wip/violet:
Design adaptive_pe, start of the top module:
module adaptive_pe #(
    parameter integer MAX_WIDTH = 64,
    parameter integer MAX_ACC_WIDTH = 20   
)(
    input  wire                         clk,
    input  wire                         reset,
    input  wire                         ce,
    input  wire                         accumulate,
    input  wire                         test_mode,
    input  wire [2:0]                   precision_mode,
    input  wire [MAX_WIDTH-1:0]         weight_in,
    input  wire [MAX_WIDTH-1:0]         activation_in,
    input  wire [MAX_WIDTH-1:0]         mask_in,
    output reg  [MAX_ACC_WIDTH-1:0]     accumulated_sum,
    output wire                         clock_gated,
    output wire                         computation_skipped,
    output wire [2:0]                   active_precision   
);
    reg [6:0] active_bits;       
    reg [5:0] parallel_ops;      
    reg [8:0] max_value;         
    always @(*) begin
        case (precision_mode)
            3'b000: begin   
                active_bits = 7'd64;
                parallel_ops = 6'd64;
                max_value = 9'd1;
            end
            3'b001: begin   
  ...
Settings: LEC_CHECK=0, ABC_AREA=1, CAP_MARGIN=20, CORE_ASPECT_RATIO=1.43, CORE_MARGIN=2, CORE_UTILIZATION=72, CTS_CLUSTER_DIAMETER=230, CTS_CLUSTER_SIZE=99, SETUP_SLACK_MARGIN=0.61, SLEW_MARGIN=20; clock period 4.22 ns.
run.sh (not shown) runs the stock make flow with config.mk's settings and CLKGATE_MAP_FILE=.
Status: wip/violet FAILED at global routing (tool error)
Modified inputs, wip/raven compared to wip/violet
# wip/violet
export LEC_CHECK = 0
export ABC_AREA = 1
export CAP_MARGIN = 20
export CORE_ASPECT_RATIO = 1.43
export CORE_MARGIN = 2
export CORE_UTILIZATION = 72
export CTS_CLUSTER_DIAMETER = 230
export CTS_CLUSTER_SIZE = 99
export SETUP_SLACK_MARGIN = 0.61
export SLEW_MARGIN = 20
create_clock -name core_clock -period 4.22 [get_ports {clk}]
# wip/raven
export LEC_CHECK = 0
export CAP_MARGIN = 20
export CORE_MARGIN = 2
export CORE_UTILIZATION = 15
export SLEW_MARGIN = 20
create_clock -name core_clock -period 13.3 [get_ports {clk}]
Notes after the runs:
Taking wip/violet as the reference, in wip/raven worst slack at placement picked up an extra 6190 ps, chip area from the yosys synthesis statistics fell by about 4.4%, post-synthesis share of cell area spent on full adders, half adders and majority gates rose 3.1 points. Going from wip/violet to wip/raven, the xor/xnor cell area share of the yosys netlist was found to have gone up by 0.93 points. Count of mapped cells out of synthesis in wip/raven vs wip/violet: down 17%. Summary: with wip/violet as the reference, number of cells in Yosys stat in wip/raven moved down by more than 10%. Of wip/violet and wip/raven, the run reporting the higher synthesized-area fraction occupied by ao, oa, aoi and oai cells was wip/raven. Where core box area is concerned, wip/violet is better than wip/raven. Effective utilization at floorplan delta for wip/raven relative to wip/violet: 58 points lower. wip/violet failed in global routing with GRT-0116. wip/raven finished all stages; the layout is clean. wip/raven against wip/violet; synthesized netlist net count is down by more than 10%.
Setup changes, wip/raven to wip/harbor
# wip/raven
export LEC_CHECK = 0
export CAP_MARGIN = 20
export CORE_MARGIN = 2
export CORE_UTILIZATION = 15
export SLEW_MARGIN = 20
create_clock -name core_clock -period 13.3 [get_ports {clk}]
# wip/harbor
export LEC_CHECK = 0
export CAP_MARGIN = 20
export CORE_MARGIN = 2
export CORE_UTILIZATION = 67
export CTS_CLUSTER_SIZE = 41
export SLEW_MARGIN = 20
create_clock -name core_clock -period 11.5 [get_ports {clk}]
==> comparison <==
Summary of wip/raven and wip/harbor: one run falls short of a clean finish, namely wip/harbor.
Finished, but not clean: wip/harbor, with setup timing.
On die area, the higher figure sits with wip/raven, not wip/harbor.
Relative to wip/raven, setup slack has gone down in wip/harbor.
Going from wip/raven to wip/harbor, clock skew shows no meaningful change; design area shows an increase of 3.8%; summed standard-cell area reported by yosys shows no meaningful change; floorplan net count shows no meaningful change.

========
Setup of build 89:
adaptive_pe again, from the RTL that the note above started with.
Settings: LEC_CHECK=0, CAP_MARGIN=20, CORE_MARGIN=2, CORE_UTILIZATION=72, CTS_CLUSTER_SIZE=41, PLACE_DENSITY_LB_ADDON=0.25, SLEW_MARGIN=20, TNS_END_PERCENT=5; clock period 11.5 ns.
The flow ended early for build 89: it failed with a tool error in 5_1_grt.
#### Input delta (build 28 over build 89)
- PLACE_DENSITY_LB_ADDON removed (was 0.25)
- CTS_CLUSTER_SIZE removed (was 41)
- CORE_UTILIZATION changed from 72 to 40
- TNS_END_PERCENT removed (was 5)
- the clock period (ns, I/O delays scaled along) changed from 11.5 to 13.0
Notes after the runs:
In summary, build 28 completed successfully, with a layout that passed the timing, DRC and antenna checks. Compound-cell area share of the yosys netlist came out exactly the same in build 89 and build 28. Comparing build 89 and build 28, the higher width of the die was measured on build 28. Build 89 → build 28: number of buffers added by the clock tree synthesis step flat, I/O pin count now sits at about the same level, floorplan-stage core utilization saw a decrease, synthesized area level, number of distinct library cells after synthesis comparable. Between build 89 and build 28, placed cell count increased. | cell area after placement | lower: build 28 |. Compared to build 89, build 28 was floorplanned on a bigger die. Floorplan die height (build 28 over build 89): increase, 34%.
What build 44 does differently from build 28 at the input level:
- swapping 40 for 66 in CORE_UTILIZATION
- putting SETUP_SLACK_MARGIN at 2.09 where nothing was set
- swapping 13.0 for 8.38 in the clock period (ns, I/O delays scaled along)
==> results <==
Across build 28 and build 44, a clean result was obtained everywhere but in build 44. Layout checks on build 44: not met. Flow itself completed; violations: negative setup slack. Relative to build 28, area added between synthesis and finish increased by 14 points in build 44. Delta (build 44 minus build 28): sequential share of layout area did not really move; number of core rows now sits lower; post-route worst hold slack moved up; later-pin clock latency in the skew report rose 0.02 ns.
